// GameModeEazy
module GameModeEazy(
input wire clk,
input wire rst,
input wire load,
input wire [63:0] load_board,
input wire [3:0]btn,
input wire [3:0]mode,
output wire [63:0] num,
output wire [15:0] judge
    );
Settings: LEC_CHECK=0, CAP_MARGIN=5, CELL_PAD_IN_SITES_GLOBAL_PLACEMENT=3, CORE_MARGIN=2, CORE_UTILIZATION=40, MAX_ROUTING_LAYER=met5, PLACE_DENSITY_LB_ADDON=0.11, SLEW_MARGIN=15, TNS_END_PERCENT=40; clock period 28.0 ns.
run.sh (not shown) runs the stock make flow with config.mk's settings and CLKGATE_MAP_FILE=.
The starting point completed with no timing, DRC or antenna violations.
Next try:
==> flow/config.mk (replaced) <==
export PLATFORM = sky130hd
export DESIGN_NAME = GameModeEazy
export DESIGN_NICKNAME = GameModeEazy
export VERILOG_FILES = /design/flow/design.v
export SDC_FILE = /design/flow/constraint.sdc
export NUM_CORES = 4
export LEC_CHECK = 0
export CAP_MARGIN = 20
export CORE_MARGIN = 2
export CORE_UTILIZATION = 59
export SLEW_MARGIN = 20
==> flow/constraint.sdc (replaced) <==
create_clock -name core_clock -period 21.9 [get_ports {clk}]
set_input_delay 4.3800 -clock core_clock [delete_from_list [all_inputs] [get_ports {clk}]]
set_output_delay 4.3800 -clock core_clock [all_outputs]
set_load 0.01 [all_outputs]
Now the flow aborted during 5_1_grt. Area after synthesis stays the same. Die size drops by a quarter to a third. Synthesized cell count does not change.
Next try:
--- a/flow/config.mk
+++ b/flow/config.mk
@@ -8,4 +8,5 @@
 export CAP_MARGIN = 20
 export CORE_MARGIN = 2
-export CORE_UTILIZATION = 59
+export CORE_UTILIZATION = 30
+export GPL_ROUTABILITY_DRIVEN = 1
 export SLEW_MARGIN = 20
==> flow/constraint.sdc (replaced) <==
create_clock -name core_clock -period 27.6 [get_ports {clk}]
set_input_delay 5.5200 -clock core_clock [delete_from_list [all_inputs] [get_ports {clk}]]
set_output_delay 5.5200 -clock core_clock [all_outputs]
set_load 0.01 [all_outputs]
The changed run completed without violations.
Die size goes up by 95%.
Area after synthesis stays the same.
Synthesized cell count stays the same.
Next try:
--- a/flow/config.mk
+++ b/flow/config.mk
@@ -8,5 +8,5 @@
 export CAP_MARGIN = 20
 export CORE_MARGIN = 2
-export CORE_UTILIZATION = 30
+export CORE_UTILIZATION = 58
 export GPL_ROUTABILITY_DRIVEN = 1
 export SLEW_MARGIN = 20
==> flow/constraint.sdc (replaced) <==
create_clock -name core_clock -period 21.9 [get_ports {clk}]
set_input_delay 4.3800 -clock core_clock [delete_from_list [all_inputs] [get_ports {clk}]]
set_output_delay 4.3800 -clock core_clock [all_outputs]
set_load 0.01 [all_outputs]
After rerunning: The changed run stopped in 5_1_grt; synthesized cell count does not change; synthesized area stays the same; die size shrinks by about 50%.

---

red:
GameModeEazy again, from the RTL that the note above started with.
==> flow/config.mk <==
export PLATFORM = sky130hd
export DESIGN_NAME = GameModeEazy
export DESIGN_NICKNAME = GameModeEazy
export VERILOG_FILES = /design/flow/design.v
export SDC_FILE = /design/flow/constraint.sdc
export NUM_CORES = 4
export LEC_CHECK = 0
export ABC_AREA = 0
export CAP_MARGIN = 20
export CELL_PAD_IN_SITES_GLOBAL_PLACEMENT = 3
export CORE_MARGIN = 9
export CORE_UTILIZATION = 27
export CTS_CLUSTER_DIAMETER = 322
export CTS_CLUSTER_SIZE = 100
export HOLD_SLACK_MARGIN = -0.09
export SLEW_MARGIN = 20
==> flow/constraint.sdc <==
create_clock -name core_clock -period 28.0 [get_ports {clk}]
set_input_delay 5.6000 -clock core_clock [delete_from_list [all_inputs] [get_ports {clk}]]
set_output_delay 5.6000 -clock core_clock [all_outputs]
set_load 0.01 [all_outputs]
The following lists how blue was set up differently from red:
==> flow/config.mk <==
export PLATFORM = sky130hd
export DESIGN_NAME = GameModeEazy
export DESIGN_NICKNAME = GameModeEazy
export VERILOG_FILES = /design/flow/design.v
export SDC_FILE = /design/flow/constraint.sdc
export NUM_CORES = 4
export LEC_CHECK = 0
export ABC_AREA = 1
export CAP_MARGIN = 20
export CORE_ASPECT_RATIO = 1.62
export CORE_MARGIN = 2
export CORE_UTILIZATION = 30
export CTS_CLUSTER_DIAMETER = 253
export CTS_CLUSTER_SIZE = 96
export GPL_ROUTABILITY_DRIVEN = 1
export SLEW_MARGIN = 0
export TNS_END_PERCENT = 15
### Flow results
- In the reports for blue and red, the larger multi-input combinational cell count belongs to red.
- red → blue: post-synth tally of flip-flops with integrated enable barely changed, layout overhead on the synthesized area moved down.
- Compared with red, blue shows a count of plain and timing-repair buffers that is 472 lower.
- Critical path depth (red / blue): 0.56
- Looking at wire length across blue and red, the one that comes out lower is blue.
- As of blue, combined area of the multi-input logic cells had fallen by more than a quarter compared to red.
- Changes observed in blue relative to red: y dimension of the die moved up.

---

rev 12:
GameModeEazy again, from the RTL that the note above started with.
clock: 25.1 ns
lec_check: 0
abc_area: 0
cap_margin: 30
cell_pad_in_sites_global_placement: 2
core_margin: 10
core_utilization: 59
cts_cluster_size: 85
gpl_routability_driven: 1
max_routing_layer: met5
place_density: 0.95
setup_slack_margin: 1.23
slew_margin: 20
Rev 12 did not run to completion, as it errored out during global placement without I/O (3_1_place_gp_skip_io).
The inputs of rev 13 differ from those of rev 12 as listed below.
Settings: MAX_ROUTING_LAYER no longer set, was met5; SETUP_SLACK_MARGIN no longer set, was 1.23; CTS_CLUSTER_SIZE now 98, was 85; CORE_UTILIZATION now 51, was 59; CELL_PAD_IN_SITES_GLOBAL_PLACEMENT no longer set, was 2; CTS_CLUSTER_DIAMETER now 255, previously not set; CAP_MARGIN now 20, was 30; ABC_AREA no longer set, was 0; CORE_MARGIN now 2, was 10; PLACE_DENSITY no longer set, was 0.95; the clock period (ns, I/O delays scaled along) now 14.9, was 25.1.
==> comparison <==
The log for rev 12 ends in global placement without I/O (3_1_place_gp_skip_io) with error GPL-0301, so the run never completed. Rev 13 | ERROR | global routing (5_1_grt). Compared with rev 12, in rev 13 total number of placement rows +7; area of the core region +11,000 um2; total standard cell area after synthesis ~0 delta; simple-gate portion of the synthesized area ~0 delta. Die: rev 13 bigger than rev 12. Per the comparison of rev 13 with rev 12, average cell area after synthesis level; x dimension of the die moved up.

---

Starting RTL as in the previous note.
==> flow/design.v (excerpt) <==
module GameModeEazy(
input wire clk,
input wire rst,
input wire load,
input wire [63:0] load_board,
input wire [3:0]btn,
input wire [3:0]mode,
output wire [63:0] num,
output wire [15:0] judge
    );
==> flow/config.mk <==
export PLATFORM = sky130hd
export DESIGN_NAME = GameModeEazy
export DESIGN_NICKNAME = GameModeEazy
export VERILOG_FILES = /design/flow/design.v
export SDC_FILE = /design/flow/constraint.sdc
export NUM_CORES = 4
export LEC_CHECK = 0
export CAP_MARGIN = 0
export CORE_MARGIN = 2
export CORE_UTILIZATION = 71
export CTS_CLUSTER_DIAMETER = 136
export CTS_CLUSTER_SIZE = 24
export MAX_ROUTING_LAYER = met4
export SETUP_SLACK_MARGIN = 3.32
export SLEW_MARGIN = 20
==> flow/constraint.sdc <==
create_clock -name core_clock -period 24.0 [get_ports {clk}]
set_input_delay 4.8000 -clock core_clock [delete_from_list [all_inputs] [get_ports {clk}]]
set_output_delay 4.8000 -clock core_clock [all_outputs]
set_load 0.01 [all_outputs]
The first run never finished: it broke off in global routing (GRT-0116).
Then changed:
--- a/flow/config.mk
+++ b/flow/config.mk
@@ -8 +8 @@
-export CAP_MARGIN = 0
+export CAP_MARGIN = 20
@@ -10,5 +10,2 @@
-export CORE_UTILIZATION = 71
-export CTS_CLUSTER_DIAMETER = 136
-export CTS_CLUSTER_SIZE = 24
-export MAX_ROUTING_LAYER = met4
-export SETUP_SLACK_MARGIN = 3.32
+export CORE_UTILIZATION = 28
+export GPL_ROUTABILITY_DRIVEN = 1
==> flow/constraint.sdc (replaced) <==
create_clock -name core_clock -period 33.1 [get_ports {clk}]
set_input_delay 6.6200 -clock core_clock [delete_from_list [all_inputs] [get_ports {clk}]]
set_output_delay 6.6200 -clock core_clock [all_outputs]
set_load 0.01 [all_outputs]
With this change the flow finished with timing, DRC and antenna clean.
Area after synthesis does not change.
Die area came out higher to 2.5 times its value.
Synthesized cell count does not change.

---

old:
GameModeEazy again, from the RTL that the note above started with.
==> flow/config.mk <==
export PLATFORM = sky130hd
export DESIGN_NAME = GameModeEazy
export DESIGN_NICKNAME = GameModeEazy
export VERILOG_FILES = /design/flow/design.v
export SDC_FILE = /design/flow/constraint.sdc
export NUM_CORES = 4
export LEC_CHECK = 0
export ABC_AREA = 1
export CAP_MARGIN = 25
export CORE_MARGIN = 2
export CORE_UTILIZATION = 30
export CTS_CLUSTER_DIAMETER = 221
export GPL_ROUTABILITY_DRIVEN = 0
export GPL_TIMING_DRIVEN = 0
export SETUP_SLACK_MARGIN = 5.0
export SLEW_MARGIN = 20
==> flow/constraint.sdc <==
create_clock -name core_clock -period 45.2 [get_ports {clk}]
set_input_delay 9.0400 -clock core_clock [delete_from_list [all_inputs] [get_ports {clk}]]
set_output_delay 9.0400 -clock core_clock [all_outputs]
set_load 0.01 [all_outputs]
Edits applied to the flow inputs when going from old to new:
==> flow/config.mk <==
export PLATFORM = sky130hd
export DESIGN_NAME = GameModeEazy
export DESIGN_NICKNAME = GameModeEazy
export VERILOG_FILES = /design/flow/design.v
export SDC_FILE = /design/flow/constraint.sdc
export NUM_CORES = 4
export LEC_CHECK = 0
export ABC_AREA = 1
export CAP_MARGIN = 20
export CORE_MARGIN = 2
export CORE_UTILIZATION = 50
export GPL_ROUTABILITY_DRIVEN = 1
export SLEW_MARGIN = 20
export TNS_END_PERCENT = 15
==> flow/constraint.sdc <==
create_clock -name core_clock -period 16.5 [get_ports {clk}]
set_input_delay 3.3000 -clock core_clock [delete_from_list [all_inputs] [get_ports {clk}]]
set_output_delay 3.3000 -clock core_clock [all_outputs]
set_load 0.01 [all_outputs]
Apart from new, each of old and new ends the flow with a layout that passes the timing, DRC and antenna checks. Looking at classification of the worst setup path, the flop to flop result is from new; the input pin to flop one comes from old. | register share of the cell area | new vs old | 0.97 points lower |. Compared with old, new ends up with a larger final cell area. Detailed placer's ending HPWL in new is about 6% higher than in old. Die boundary height (new vs. old) decreases by more than 10%. Count of filler cells inserted in the layout for new: 8307 down relative to old.

---

Starting RTL as in the previous note.
==> flow/config.mk <==
export PLATFORM = sky130hd
export DESIGN_NAME = GameModeEazy
export DESIGN_NICKNAME = GameModeEazy
export VERILOG_FILES = /design/flow/design.v
export SDC_FILE = /design/flow/constraint.sdc
export NUM_CORES = 4
export LEC_CHECK = 0
export CAP_MARGIN = 20
export CORE_MARGIN = 2
export CORE_UTILIZATION = 71
export CTS_CLUSTER_DIAMETER = 136
export CTS_CLUSTER_SIZE = 24
export MAX_ROUTING_LAYER = met4
export SETUP_SLACK_MARGIN = 3.32
export SLEW_MARGIN = 20
==> flow/constraint.sdc <==
create_clock -name core_clock -period 25.5 [get_ports {clk}]
set_input_delay 5.1000 -clock core_clock [delete_from_list [all_inputs] [get_ports {clk}]]
set_output_delay 5.1000 -clock core_clock [all_outputs]
set_load 0.01 [all_outputs]
The starting point ended with an error in global routing.
Rerun with:
CORE_UTILIZATION = 50   (was 71)
CTS_CLUSTER_DIAMETER = unset   (was 136)
CTS_CLUSTER_SIZE = unset   (was 24)
GPL_ROUTABILITY_DRIVEN = 1   (was unset)
MAX_ROUTING_LAYER = unset   (was met4)
SETUP_SLACK_MARGIN = unset   (was 3.32)
clock period = 24.2 ns   (was 25.5 ns; I/O delays follow)
Outcome:
- The changed run finished but failed the layout checks on setup timing
- die area rose by well over a third
- synthesized cell count stays the same
- area after synthesis does not change

---

## P
GameModeEazy again, from the RTL that the note above started with.
==> flow/config.mk <==
export PLATFORM = sky130hd
export DESIGN_NAME = GameModeEazy
export DESIGN_NICKNAME = GameModeEazy
export VERILOG_FILES = /design/flow/design.v
export SDC_FILE = /design/flow/constraint.sdc
export NUM_CORES = 4
export LEC_CHECK = 0
export CAP_MARGIN = 40
export CORE_MARGIN = 2
export CORE_UTILIZATION = 71
export CTS_CLUSTER_DIAMETER = 136
export CTS_CLUSTER_SIZE = 24
export MAX_ROUTING_LAYER = met4
export SETUP_SLACK_MARGIN = 3.32
export SLEW_MARGIN = 20
==> flow/constraint.sdc <==
create_clock -name core_clock -period 23.9 [get_ports {clk}]
set_input_delay 4.7800 -clock core_clock [delete_from_list [all_inputs] [get_ports {clk}]]
set_output_delay 4.7800 -clock core_clock [all_outputs]
set_load 0.01 [all_outputs]
P never completed; the flow aborted with a tool error in global routing (5_1_grt).
## Diff of input files: Q against P
- a change of CAP_MARGIN from 40 to 20
- a deleted MAX_ROUTING_LAYER that had been met4
- a change of CORE_UTILIZATION from 71 to 51
- an added GPL_ROUTABILITY_DRIVEN of 1
- a deleted SETUP_SLACK_MARGIN that had been 3.32
- a deleted CTS_CLUSTER_DIAMETER that had been 136
- a deleted CTS_CLUSTER_SIZE that had been 24
- a change of the clock period (ns, I/O delays scaled along) from 23.9 to 21.3
### Flow results
Reported for P and Q, number of primary I/O pins turned out identical to the last digit. In the flow results for P and Q, the number of instances in the placed design is larger on Q. Against P, Q comes in about 12% lower on routability congestion estimate from global placement. global routing (5_1_grt): Q exited with error.
Input changes introduced in R (baseline for comparison: Q):
- CORE_UTILIZATION now 58, was 51
- TNS_END_PERCENT now 5, previously not set
- the clock period (ns, I/O delays scaled along) now 22.9, was 21.3
==> results <==
On count of input and output buffers, R and Q are basically level. Per the comparison of R with Q, share of the yosys chip area belonging to registers was more or less identical, HPWL reported at the end of detailed placement dropped 6.3%. Seen in the log of R: GRT-0116 during global routing (5_1_grt), after which the run never completed. Between Q and R, the cell area after synthesis figures differ only marginally. In the flow results for R and Q, the die span in x is smaller on R. Instance area after placement in R is 4600 um^2 below Q. In the tables for R and Q, post-CTS setup repair buffer count reads lower with R. Going from Q to R, standard cell core area shrinks by 12%. Per the comparison of R with Q, floorplan row count has decreased; yosys synthesis chip area held steady; proportion of synthesized area in mux cells saw little to no change.
Here is what was changed in the inputs of S compared with R.
- putting SETUP_SLACK_MARGIN at 3.32 where nothing was set
- clearing GPL_ROUTABILITY_DRIVEN, which used to be 1
- clearing TNS_END_PERCENT, which used to be 5
- swapping 22.9 for 18.1 in the clock period (ns, I/O delays scaled along)
Findings:
- S terminated abnormally: global routing (5_1_grt) reported GRT-0116.
- Higher post-CTS setup-driven buffer insertion count among S and R: S
- Simple-gate portion of the synthesized area essentially unchanged between R and S.
- As far as synthesized area divided by synthesized cell count goes, R and S are indistinguishable; the numbers are identical.

---

GameModeEazy again, from the RTL that the note above started with.
Settings: LEC_CHECK=0, ABC_AREA=0, CAP_MARGIN=20, CELL_PAD_IN_SITES_GLOBAL_PLACEMENT=3, CORE_ASPECT_RATIO=1.62, CORE_MARGIN=2, CORE_UTILIZATION=30, CTS_CLUSTER_DIAMETER=253, CTS_CLUSTER_SIZE=96, GPL_ROUTABILITY_DRIVEN=1, SLEW_MARGIN=0, TNS_END_PERCENT=15; clock period 28.0 ns.
The baseline ran to the end with no violations.
Rerun with:
- ABC_AREA: 0 -> default
- CELL_PAD_IN_SITES_GLOBAL_PLACEMENT: 3 -> default
- CORE_ASPECT_RATIO: 1.62 -> default
- CORE_UTILIZATION: 30 -> 27
- CTS_CLUSTER_DIAMETER: 253 -> default
- CTS_CLUSTER_SIZE: 96 -> default
- GPL_ROUTABILITY_DRIVEN: 1 -> default
- HOLD_SLACK_MARGIN: default -> -0.09
- SLEW_MARGIN: 0 -> 20
- TNS_END_PERCENT: 15 -> default
Routed wire length decreases by 13%; clock-buffer cell count went up by 1; global-route usage falls by 9.0 points; utilization drops by 3.6 points; area after synthesis stays the same; cell area is about the same.
Rerun with:
- CAP_MARGIN: 20 -> 5
- CELL_PAD_IN_SITES_GLOBAL_PLACEMENT: default -> 3
- CORE_UTILIZATION: 27 -> 40
- HOLD_SLACK_MARGIN: -0.09 -> default
- MAX_ROUTING_LAYER: default -> met4
- PLACE_DENSITY_LB_ADDON: default -> 0.11
- SLEW_MARGIN: 20 -> 15
- TNS_END_PERCENT: default -> 90
What happened: Final area drops by a few percent; first-iteration DRC count is higher slightly; global-route usage came out higher by 14 points; setup slack got worse by 650 ps; area after synthesis does not change; maximum frequency fell by a few percent; via count drops slightly; die size shrinks by a quarter to a third; utilization goes up by 14 points; synthesized cell count does not change.
